==> wip/ember <==
==> flow/design.v <==
module PE (
    input              clk,
    input              CIM_en,
    input              STDW,  
    input              STDR,  
    input        [5:0] STD_A,  
    input        [3:0] weight_in,  
    input      [255:0] act_in,  
    output reg   [3:0] weight_out,  
    output reg  [13:0] PSUM  
);
reg  [255:0] weight;  
integer i;
always @(posedge clk) begin
    for (i = 0; i < 64; i = i+1) begin
        if (STDW && STD_A == i) begin  
            weight[4*i+3 -: 4] <= weight_in;
        end
    end
end
always@(*) begin
    weight_out = 4'b0;
    PSUM = 14'b0;
    if (STDW) begin  
    end
    else if (STDR) begin  
        weight_out = weight[4*STD_A+3 -: 4];
    end
    else begin  
        if (CIM_en) begin
            for (i = 0; i < 64; i = i+1) begin
                PSUM = PSUM + weight[4*i+3 -: 4] * act_in[4*i+3 -: 4];  
            end
        end
    end
end
endmodule
==> flow/run.sh <==
#!/bin/bash
# the make line also repeats each setting of config.mk as NAME=value (left out here)
make -C /OpenROAD-flow-scripts/flow DESIGN_CONFIG=/design/flow/config.mk WORK_HOME=/design/flow/orfs CLKGATE_MAP_FILE= finish
==> flow/config.mk <==
export PLATFORM = sky130hd
export DESIGN_NAME = PE
export DESIGN_NICKNAME = PE
export VERILOG_FILES = /design/flow/design.v
export SDC_FILE = /design/flow/constraint.sdc
export NUM_CORES = 4
export LEC_CHECK = 0
export CAP_MARGIN = 20
export CORE_MARGIN = 2
export CORE_UTILIZATION = 72
export CTS_CLUSTER_DIAMETER = 88
export CTS_CLUSTER_SIZE = 17
export PLACE_DENSITY_LB_ADDON = 0.06
export SETUP_SLACK_MARGIN = 2.48
export SLEW_MARGIN = 20
==> flow/constraint.sdc <==
create_clock -name core_clock -period 9.8 [get_ports {clk}]
set_input_delay 1.9600 -clock core_clock [delete_from_list [all_inputs] [get_ports {clk}]]
set_output_delay 1.9600 -clock core_clock [all_outputs]
set_load 0.01 [all_outputs]
==> inputs of wip/lagoon, as changes to wip/ember <==
- CORE_UTILIZATION: 72 -> 40
- CTS_CLUSTER_DIAMETER: 88 -> 100
- CTS_CLUSTER_SIZE: 17 -> 15
- PLACE_DENSITY_LB_ADDON: 0.06 -> 0.09
- SETUP_SLACK_MARGIN: 2.48 -> default
- TNS_END_PERCENT: default -> 15
==> flow/constraint.sdc (replaced) <==
create_clock -name core_clock -period 20.0 [get_ports {clk}]
set_input_delay 4.0000 -clock core_clock [delete_from_list [all_inputs] [get_ports {clk}]]
set_output_delay 4.0000 -clock core_clock [all_outputs]
set_load 0.01 [all_outputs]
==> inputs of wip/harbor, as changes to wip/ember <==
- CORE_UTILIZATION: 72 -> 67
- CTS_CLUSTER_DIAMETER: 88 -> default
- CTS_CLUSTER_SIZE: 17 -> default
- PLACE_DENSITY_LB_ADDON: 0.06 -> default
- SETUP_SLACK_MARGIN: 2.48 -> default
==> flow/constraint.sdc (replaced) <==
create_clock -name core_clock -period 18.6 [get_ports {clk}]
set_input_delay 3.7200 -clock core_clock [delete_from_list [all_inputs] [get_ports {clk}]]
set_output_delay 3.7200 -clock core_clock [all_outputs]
set_load 0.01 [all_outputs]
==> inputs of wip/xenon, as changes to wip/ember <==
- CORE_UTILIZATION: 72 -> 45
- CTS_CLUSTER_DIAMETER: 88 -> default
- CTS_CLUSTER_SIZE: 17 -> default
- PLACE_DENSITY_LB_ADDON: 0.06 -> default
- SETUP_SLACK_MARGIN: 2.48 -> default
==> flow/constraint.sdc (replaced) <==
create_clock -name core_clock -period 11.7 [get_ports {clk}]
set_input_delay 2.3400 -clock core_clock [delete_from_list [all_inputs] [get_ports {clk}]]
set_output_delay 2.3400 -clock core_clock [all_outputs]
set_load 0.01 [all_outputs]
==> job_summary.md <==
## Synthesis and layout report

| Metric | Value |
|---|---|
| Buffers excl. clock | around 290 |
| Status | finished clean |
| Total die size | approximately 73000 um2 |
| Gpl congestion | slightly below 1 |
| Gate Area | approximately 35000 um2 |
| WL met1 | between 50000 and 60000 um |
That was wip/harbor.
==> job_summary.md <==
## Synthesis and layout report

| Metric | Value |
|---|---|
| Gpl congestion | about 1.0 |
| Count of final setup violators | 12 |
| Failing Checks | setup timing |
| Worst setup margin | -3.38 ns |
| Total die size | between 60000 and 70000 um2 |
| Status | finished with violations |
| Buffers excl. clock | approximately 800 |
| WL met1 | approximately 49000 um |
That was wip/ember.
==> job_summary.md <==
## Synthesis and layout report

| Metric | Value |
|---|---|
| Status | finished clean |
| Gpl congestion | between 0.9 and 1 |
| Buffers excl. clock | 297 |
| Total die size | 121000 um2 |
| Gate Area | approximately 35000 um2 |
| Global routing usage on met3 | under 10% |
That was wip/lagoon.
==> job_summary.md <==
## Synthesis and layout report

| Metric | Value |
|---|---|
| Count of final setup violators | 12 |
| Worst setup margin | -2.25 ns |
| Total die size | 108000 um2 |
| Failing Checks | setup timing |
| Buffers excl. clock | roughly 820 |
| Status | finished with violations |
That was wip/xenon.

========
==> inputs of 09-24 <==
// PE: RTL as listed in full above, without the edits since
make LEC_CHECK=0 CAP_MARGIN=20 CELL_PAD_IN_SITES_GLOBAL_PLACEMENT=0 CORE_ASPECT_RATIO=1.57 CORE_MARGIN=2 CORE_UTILIZATION=72 GPL_ROUTABILITY_DRIVEN=1 MAX_ROUTING_LAYER=met4 PLACE_DENSITY=0.64 SLEW_MARGIN=20 finish   # period 13.5 ns
run.sh (not shown) runs the stock make flow with config.mk's settings and CLKGATE_MAP_FILE=.
==> 07-18 (differences from 09-24) <==
- ABC_AREA: unset -> 1
- CELL_PAD_IN_SITES_GLOBAL_PLACEMENT: 0 -> unset
- CORE_ASPECT_RATIO: 1.57 -> unset
- CTS_CLUSTER_SIZE: unset -> 96
- GPL_ROUTABILITY_DRIVEN: 1 -> unset
- MAX_ROUTING_LAYER: met4 -> unset
- PLACE_DENSITY: 0.64 -> unset
==> flow/constraint.sdc (replaced) <==
create_clock -name core_clock -period 7.17 [get_ports {clk}]
set_input_delay 1.4340 -clock core_clock [delete_from_list [all_inputs] [get_ports {clk}]]
set_output_delay 1.4340 -clock core_clock [all_outputs]
set_load 0.01 [all_outputs]
==> 02-21 (differences from 09-24) <==
- CORE_UTILIZATION: 72 -> 65
- PLACE_DENSITY: 0.64 -> unset
- PLACE_DENSITY_LB_ADDON: unset -> 0.21
- SETUP_SLACK_MARGIN: unset -> -2.0
- SLEW_MARGIN: 20 -> 0
==> flow/constraint.sdc (replaced) <==
create_clock -name core_clock -period 16.5 [get_ports {clk}]
set_input_delay 3.3000 -clock core_clock [delete_from_list [all_inputs] [get_ports {clk}]]
set_output_delay 3.3000 -clock core_clock [all_outputs]
set_load 0.01 [all_outputs]
==> flow_summary_export.csv <==
group,metric,value,unit
routing,vias,33300,
routing,via_per_inst,5.83,
sta,setup_violations,10,
global_routing,met2_usage,74.9,%
yosys,synthAoiAreaFrac,1.02,%
outcome,status,"failed layout checks",
global_routing,grt_use_met3,6.78,%
outcome,check.faults,"negative setup slack",
critical_path,crit_buf_inv,9,
routing,dr_wl_met2,70.9,mm
yosys,ys_sh_simple,13.6,%
critical_path,cp_slowest_cell,"fa_2",
cells_and_area,seq_share,14.3,%
sta,setup_ws,-1.06,ns
yosys,avgSynthCellArea,10.9,um2
routing,wl_met1,44.1,mm
Source of the figures above: 09-24

==> flow_summary_export.csv <==
group,metric,value,unit
outcome,status,"failed layout checks",
outcome,check.faults,"negative setup slack",
global_routing,met2_usage,67.3,%
sta,setup_violations,5,
routing,via_per_inst,5.60,
cells_and_area,seq_share,14.4,%
critical_path,crit_buf_inv,11,
global_routing,grt_use_met3,6.16,%
critical_path,cp_slowest_cell,"clkdlybuf4s50_1",
yosys,synthAoiAreaFrac,1.02,%
yosys,ys_sh_simple,13.6,%
routing,dr_wl_met2,70.4,mm
sta,setup_ws,-0.274,ns
yosys,avgSynthCellArea,10.9,um2
global_routing,busiest_layer,"met2",
Source of the figures above: 02-21

==> flow_summary_export.csv <==
group,metric,value,unit
outcome,status,"failed layout checks",
outcome,check.faults,"negative setup slack",
sta,setup_ws,-4.57,ns
global_routing,grt_use_met3,14.3,%
yosys,synthAoiAreaFrac,0.461,%
sta,setup_violations,14,
yosys,ys_sh_simple,14.0,%
yosys,yosysSeqAreaShare,15.7,%
global_routing,met2_usage,72.8,%
routing,dr_wl_met2,73.1,mm
critical_path,crit_buf_inv,9,
routing,vias,41300,
routing,wl_met1,54.7,mm
routing,via_per_inst,5.59,
yosys,avgSynthCellArea,8.67,um2
cells_and_area,seq_share,13.1,%
critical_path,cp_slowest_cell,"fa_2",
Source of the figures above: 07-18

